==> inputs of job 2280 <==
Design cordic_sincos, start of the top module:
module cordic_sincos(
	input clk,
	input rst,
	input start,
	input [15:0] z0,
	output ready,
	output reg done,
	output [15:0] x,
	output [15:0] y
	);
==> flow/config.mk <==
export PLATFORM = sky130hd
export DESIGN_NAME = cordic_sincos
export DESIGN_NICKNAME = cordic_sincos
export VERILOG_FILES = /design/flow/design.v
export SDC_FILE = /design/flow/constraint.sdc
export NUM_CORES = 4
export LEC_CHECK = 0
export ABC_AREA = 1
export CAP_MARGIN = 20
export CORE_MARGIN = 2
export CORE_UTILIZATION = 72
export CTS_CLUSTER_DIAMETER = 168
export CTS_CLUSTER_SIZE = 97
export PLACE_DENSITY = 0.39
export SLEW_MARGIN = 20
==> flow/constraint.sdc <==
create_clock -name core_clock -period 3.61 [get_ports {clk}]
set_input_delay 0.7220 -clock core_clock [delete_from_list [all_inputs] [get_ports {clk}]]
set_output_delay 0.7220 -clock core_clock [all_outputs]
set_load 0.01 [all_outputs]
run.sh (not shown) runs the stock make flow with config.mk's settings and CLKGATE_MAP_FILE=.
==> inputs of job 1295, as changes to job 2280 <==
Settings changed: ABC_AREA 1 to default, CTS_CLUSTER_DIAMETER 168 to default, CTS_CLUSTER_SIZE 97 to default, PLACE_DENSITY 0.39 to default, PLACE_DENSITY_LB_ADDON from default to 0.25.
==> flow/constraint.sdc (replaced) <==
create_clock -name core_clock -period 4.15 [get_ports {clk}]
set_input_delay 0.8300 -clock core_clock [delete_from_list [all_inputs] [get_ports {clk}]]
set_output_delay 0.8300 -clock core_clock [all_outputs]
set_load 0.01 [all_outputs]
==> inputs of job 398, as changes to job 2280 <==
Settings changed: CTS_CLUSTER_DIAMETER 168 to default, CTS_CLUSTER_SIZE 97 to 72, PLACE_DENSITY 0.39 to default, PLACE_DENSITY_LB_ADDON from default to 0.03, SETUP_SLACK_MARGIN from default to 1.01.
==> flow/constraint.sdc (replaced) <==
create_clock -name core_clock -period 3.44 [get_ports {clk}]
set_input_delay 0.6880 -clock core_clock [delete_from_list [all_inputs] [get_ports {clk}]]
set_output_delay 0.6880 -clock core_clock [all_outputs]
set_load 0.01 [all_outputs]
==> inputs of job 9444, as changes to job 2280 <==
Settings changed: ABC_AREA 1 to default, CTS_CLUSTER_DIAMETER 168 to default, PLACE_DENSITY 0.39 to default, SETUP_SLACK_MARGIN from default to -0.33, TNS_END_PERCENT from default to 10.
==> flow/constraint.sdc (replaced) <==
create_clock -name core_clock -period 3.65 [get_ports {clk}]
set_input_delay 0.7300 -clock core_clock [delete_from_list [all_inputs] [get_ports {clk}]]
set_output_delay 0.7300 -clock core_clock [all_outputs]
set_load 0.01 [all_outputs]
==> comparison <==
- Clock skew, lowest first: job 2280, job 9444, job 1295.
- In job 2280 the synthesized cell count is higher than in job 1295, by 29%.
- Fmax: job 9444 < job 1295 < job 2280.
- In job 2280 the synthesized area is larger than in job 1295, by 3.1%.
- Core utilization, lowest first: job 2280, job 1295, job 9444.
- Job 1295 ran to the end with violations: negative setup slack. Job 9444 finished but fails on negative setup slack. Job 398 stopped in global routing (5_1_grt) on DPL-0038. Job 2280 finished with timing, DRC and antenna clean.
- Register-to-register slack, lowest first: job 9444, job 1295, job 2280.
==> figures <==
Average wire per cell in the routed design: job 9444 22.8 µm; job 1295 20.3 µm; job 2280 16.8 µm; job 398 -
Total combinational power: job 9444 4450 µW; job 1295 3310 µW; job 2280 2700 µW; job 398 -
Sw Ratio: job 9444 0.441; job 1295 0.446; job 2280 0.472; job 398 -
Outcome: job 9444 finished with violations; job 1295 finished with violations; job 2280 timing/DRC/antenna clean; job 398 stopped before the end
Stage where the flow stopped: job 9444 -; job 1295 -; job 2280 -; job 398 global routing (5_1_grt)
Layout check failures: job 9444 negative setup slack; job 1295 negative setup slack; job 2280 -; job 398 -
Met2 wire length: job 9444 9750 µm; job 1295 8300 µm; job 2280 7960 µm; job 398 -
Post-route fraction of the period consumed by the critical path: job 9444 1.20; job 1295 1.03; job 2280 0.935; job 398 -
Number of vias per cell after detailed routing: job 9444 6.68; job 1295 6.37; job 2280 5.98; job 398 -
Die height: job 9444 97.5 µm; job 1295 97.5 µm; job 2280 99.0 µm; job 398 99.0 µm
Post-synthesis area per instance: job 9444 9.06 µm²; job 1295 9.06 µm²; job 2280 7.23 µm²; job 398 7.23 µm²
Count of buffer and inverter cells on the critical path: job 9444 2; job 1295 2; job 2280 4; job 398 -
ANT nets after route: job 9444 0; job 1295 0; job 2280 0; job 398 -
Iteration-0 DRC Markers: job 9444 782; job 1295 377; job 2280 696; job 398 -
Fraction of area in non-clock buffers: job 9444 0.201; job 1295 0.143; job 2280 0.104; job 398 -

---

==> job 8366 <==
==> flow/design.v <==
`timescale 1ns / 1ps
module cla_slice_part(g,p,a,b);
 input a, b;
 output g;  
 output p;  
 assign g = a & b;
 assign p = a ^ b;
endmodule
module CarryPropagateGenerateUnit( g,p,a,b);
	input  [15:0] a,b;
	output [15:0] g,p;
	cla_slice_part s0(g[0],p[0],a[0],b[0]);
	cla_slice_part s1(g[1],p[1],a[1],b[1]);
	cla_slice_part s2(g[2],p[2],a[2],b[2]);
	cla_slice_part s3(g[3],p[3],a[3],b[3]);
	cla_slice_part s4(g[4],p[4],a[4],b[4]);
	cla_slice_part s5(g[5],p[5],a[5],b[5]);
	cla_slice_part s6(g[6],p[6],a[6],b[6]);
	cla_slice_part s7(g[7],p[7],a[7],b[7]);
	cla_slice_part s8(g[8],p[8],a[8],b[8]);
	cla_slice_part s9(g[9],p[9],a[9],b[9]);
	cla_slice_part s10(g[10],p[10],a[10],b[10]);
	cla_slice_part s11(g[11],p[11],a[11],b[11]);
	cla_slice_part s12(g[12],p[12],a[12],b[12]);
	cla_slice_part s13(g[13],p[13],a[13],b[13]);
	cla_slice_part s14(g[14],p[14],a[14],b[14]);
	cla_slice_part s15(g[15],p[15],a[15],b[15]);
endmodule
module SixteenBitSummationUnit(sum,p,carry,cin);
  input [14:0] carry;
  input cin;
  input [15:0] p;
  output [15:0] sum;
  assign sum[0] = p[0] ^ cin;
  assign sum[1] = p[1] ^ carry[0];
  assign sum[2] = p[2] ^ carry[1];
  assign sum[3] = p[3] ^ carry[2];
  assign sum[4] = p[4] ^ carry[3];
  assign sum[5] = p[5] ^ carry[4];
  assign sum[6] = p[6] ^ carry[5];
  assign sum[7] = p[7] ^ carry[6];
  assign sum[8] = p[8] ^ carry[7];
  assign sum[9] = p[9] ^ carry[8];
  assign sum[10] = p[10] ^ carry[9];
  assign sum[11] = p[11] ^ carry[10];
  assign sum[12] = p[12] ^ carry[11];
  assign sum[13] = p[13] ^ carry[12];
  assign sum[14] = p[14] ^ carry[13];
  assign sum[15] = p[15] ^ carry[14];
endmodule
module four_bit_block_cla(P,G,carry,p,g,cin);
	input [3:0] p,g;
	input cin;
	output [2:0] carry;
	output P,G;
	assign	carry[0] = 	g[0] |
											cin & p[0];
	assign	carry[1] =  g[1] |
											g[0] & p[1] |
											cin  &  p[0] & p[1];
	assign	carry[2] =  g[2] |
											g[1] & p[2] |
											g[0] & p [1] & p[2] |
											cin  & p[0] & p[1] & p[2];
	assign	P = p[0] & p[1] & p[2] & p[3];
	assign	G = g[3] | 
							g[2] & p[3] |
							g[1] & p[2] & p[3] |
							g[0] & p[1] & p[2] & p[3];
endmodule
module cla_16_two_level(sum,cout,a,b,cin);
	input [15:0] a, b;
	input cin;
	output [15:0] sum;
	output  cout;
	wire [15:0]   g, p,carry;  
	wire [3:0]  G,P;
	assign carry[3]  = G[0] | cin & P[0];
	assign carry[7]  = G[1] | G[0] & P[1] | cin & P[0] & P[1]; 
	assign carry[11] = G[2] |
										 G[1] & P[2] |
										 G[0] & P[1] & P[2] | 
										 cin  & P[0] & P[1] & P[2];
	assign cout = G[3] |
								G[2] & P[3] |
								G[1] & P[2] & P[3] |
								G[0] & P[1] & P[2] & P[3] |
								cin   & P[0] & P[1] & P[2] & P[3];
	CarryPropagateGenerateUnit   CPGU( g,p,a,b);
	four_bit_block_cla FBBC0(P[0],G[0],carry[2:0],p[3:0],g[3:0],cin);     
	four_bit_block_cla FBBC1(P[1],G[1],carry[6:4],p[7:4],g[7:4],carry[3]);   
	four_bit_block_cla FBBC2(P[2],G[2],carry[10:8],p[11:8],g[11:8],carry[7]);
	four_bit_block_cla FBBC3(P[3],G[3],carry[14:12],p[15:12],g[15:12],carry[11]); 
	SixteenBitSummationUnit TTBSU(sum,p,carry[14:0],cin);
endmodule
`timescale 1ns / 1ps
module xnew2(
	output reg [15:0] x,
	input [15:0] x0,
	input [15:0] y,
	input cin,
	input reset,
	input stop,
	input clk
	);
	wire [15:0] sum,a,b;
	wire cout;	 
	cla_16_two_level alu(sum,cout,a,b,cin);
	assign a=x;
	assign b=cin?(~y):y;
	always @(posedge clk)
	begin
		if(reset)
		begin
			x<=x0;
		end
		else
		begin
			if(!stop)
			begin
				x<=sum;
			end
			else
			begin
				x<=x;
			end
		end
	end
endmodule
`timescale 1ns / 1ps
module ynew2(
	output reg [15:0] y,
	input [15:0] y0,
	input [15:0] x,
	input cin,
	input reset,
	input stop,
	input clk
	);
	wire [15:0] sum,a,b;
	wire cout;	 
	cla_16_two_level alu(sum,cout,a,b,cin);
	assign a=y;
	assign b=cin?(~x):x;
	always @(posedge clk)
	begin
		if(reset)
		begin
			y<=y0;
		end
		else
		begin
			if(!stop)
			begin
				y<=sum;
			end
			else
			begin
				y<=y;
			end
		end	
	end
endmodule
`timescale 1ns / 1ps
module znew2(
	output reg [15:0] z,
	output zsign,
	input [15:0] z0,
	input [15:0] zrom,
	input cin,
	input reset,
	input stop,
	input clk
	);
	wire [15:0] sum,a,b;
	wire cout;	 
	cla_16_two_level alu(sum,cout,a,b,cin);
	assign a=z;
	assign b=cin?(~zrom):zrom;
	always @(posedge clk)
	begin
		if(reset)
		begin
			z<=z0;
		end
		else
		begin
			if(!stop)
				z<=sum;
			else
				z<=z;
		end	
	end
	assign zsign=z[15];
endmodule
`timescale 1ns / 1ps
module datapathnew2(
	output [15:0] x,
	output [15:0] y,
	input [15:0] z0,
	input [3:0] i,
	input reset,
	input stop,
	input clk
	); 
	parameter xinit=16'b0010_0110_1101_1101;	 
	parameter yinit=16'b0;
	reg [15:0] zrom_q;
	wire [15:0] xval,yval,zval;
	wire [15:0] x0,y0;
	wire [15:0] z;
	wire zsign;
	always @(*)
	begin
		case(i)
			4'd0: zrom_q=16'b0011_0010_0100_0011;
			4'd1: zrom_q=16'b0001_1101_1010_1100;
			4'd2: zrom_q=16'b0000_1111_1010_1101;
			4'd3: zrom_q=16'b0000_0111_1111_0101;
			4'd4: zrom_q=16'b0000_0011_1111_1110;
			4'd5: zrom_q=16'b0000_0001_1111_1111;
			4'd6: zrom_q=16'b0000_0000_1111_1111;
			4'd7: zrom_q=16'b0000_0000_0111_1111;
			4'd8: zrom_q=16'b0000_0000_0011_1111;
			4'd9: zrom_q=16'b0000_0000_0001_1111;
			4'd10: zrom_q=16'b0000_0000_0000_1111;
			4'd11: zrom_q=16'b0000_0000_0000_0111;
			4'd12: zrom_q=16'b0000_0000_0000_0011;
			4'd13: zrom_q=16'b0000_0000_0000_0001;
			4'd14: zrom_q=16'b0;
			4'd15: zrom_q=16'b0;
			default: zrom_q=16'b0;
		endcase
	end
	xnew2 xmod(x,x0,yval,xcin,reset,stop,clk);
	ynew2 ymod(y,y0,xval,ycin,reset,stop,clk);
	znew2 zmod(z,zsign,z0,zval,zcin,reset,stop,clk);
	assign x0=xinit;
	assign y0=yinit;
	assign xval=$signed(x)>>>i;
	assign yval=$signed(y)>>>i;
	assign zval=zrom_q;
	assign xcin=zsign?1'b0:1'b1;
	assign ycin=zsign?1'b1:1'b0;
	assign zcin=zsign?1'b0:1'b1;
endmodule
`timescale 1ns / 1ps
module cordic_sincos(
	input clk,
	input rst,
	input start,
	input [15:0] z0,
	output ready,
	output reg done,
	output [15:0] x,
	output [15:0] y
	);
	reg busy;
	reg [3:0] cnt;
	wire load;
	assign ready = ~busy;
	assign load = rst | (start & ~busy);
	always @(posedge clk)
	begin
		if(rst)
		begin
			busy <= 1'b0;
			cnt <= 4'd0;
			done <= 1'b0;
		end
		else
		begin
			done <= 1'b0;
			if(!busy)
			begin
				cnt <= 4'd0;
				if(start)
					busy <= 1'b1;
			end
			else
			begin
				cnt <= cnt + 4'd1;
				if(cnt == 4'd15)
				begin
					busy <= 1'b0;
					done <= 1'b1;
				end
			end
		end
	end
	datapathnew2 dp(x,y,z0,cnt,load,~busy,clk);
endmodule
==> flow/run.sh <==
#!/bin/bash
# the make line also repeats each setting of config.mk as NAME=value (left out here)
make -C /OpenROAD-flow-scripts/flow DESIGN_CONFIG=/design/flow/config.mk WORK_HOME=/design/flow/orfs CLKGATE_MAP_FILE= finish
==> flow/config.mk <==
export PLATFORM = sky130hd
export DESIGN_NAME = cordic_sincos
export DESIGN_NICKNAME = cordic_sincos
export VERILOG_FILES = /design/flow/design.v
export SDC_FILE = /design/flow/constraint.sdc
export NUM_CORES = 4
export LEC_CHECK = 0
export ABC_AREA = 1
export CAP_MARGIN = 25
export CORE_MARGIN = 10
export CORE_UTILIZATION = 40
export CTS_CLUSTER_DIAMETER = 364
export SLEW_MARGIN = 35
export TNS_END_PERCENT = 85
==> flow/constraint.sdc <==
create_clock -name core_clock -period 2.91 [get_ports {clk}]
set_input_delay 0.5820 -clock core_clock [delete_from_list [all_inputs] [get_ports {clk}]]
set_output_delay 0.5820 -clock core_clock [all_outputs]
set_load 0.01 [all_outputs]
==> inputs of job 1401, as changes to job 8366 <==
ABC_AREA = default   (was 1)
CAP_MARGIN = 35   (was 25)
CORE_MARGIN = 2   (was 10)
CTS_CLUSTER_DIAMETER = default   (was 364)
GPL_TIMING_DRIVEN = 0   (was default)
SLEW_MARGIN = 20   (was 35)
TNS_END_PERCENT = default   (was 85)
==> flow/constraint.sdc (replaced) <==
create_clock -name core_clock -period 5.0 [get_ports {clk}]
set_input_delay 1.0000 -clock core_clock [delete_from_list [all_inputs] [get_ports {clk}]]
set_output_delay 1.0000 -clock core_clock [all_outputs]
set_load 0.01 [all_outputs]
==> comparison <==
Job 8366 finished with negative setup slack left. Job 1401 ran to the end with no violations.
Final area: job 8366 is higher than job 1401 (17%).
Between job 1401 and job 8366, the lower total power is in job 1401 (gap 39%, measured against job 8366).
Against job 1401, the via count of job 8366 is larger by 19%.
In job 8366 the clock-buffer cell count is lower than in job 1401, by 2.
In job 8366 the synthesized area is larger than in job 1401, by about 3%.
In job 8366 the synthesized cell count is higher than in job 1401, by about 30%.
Power and IR drop assume default switching activity.
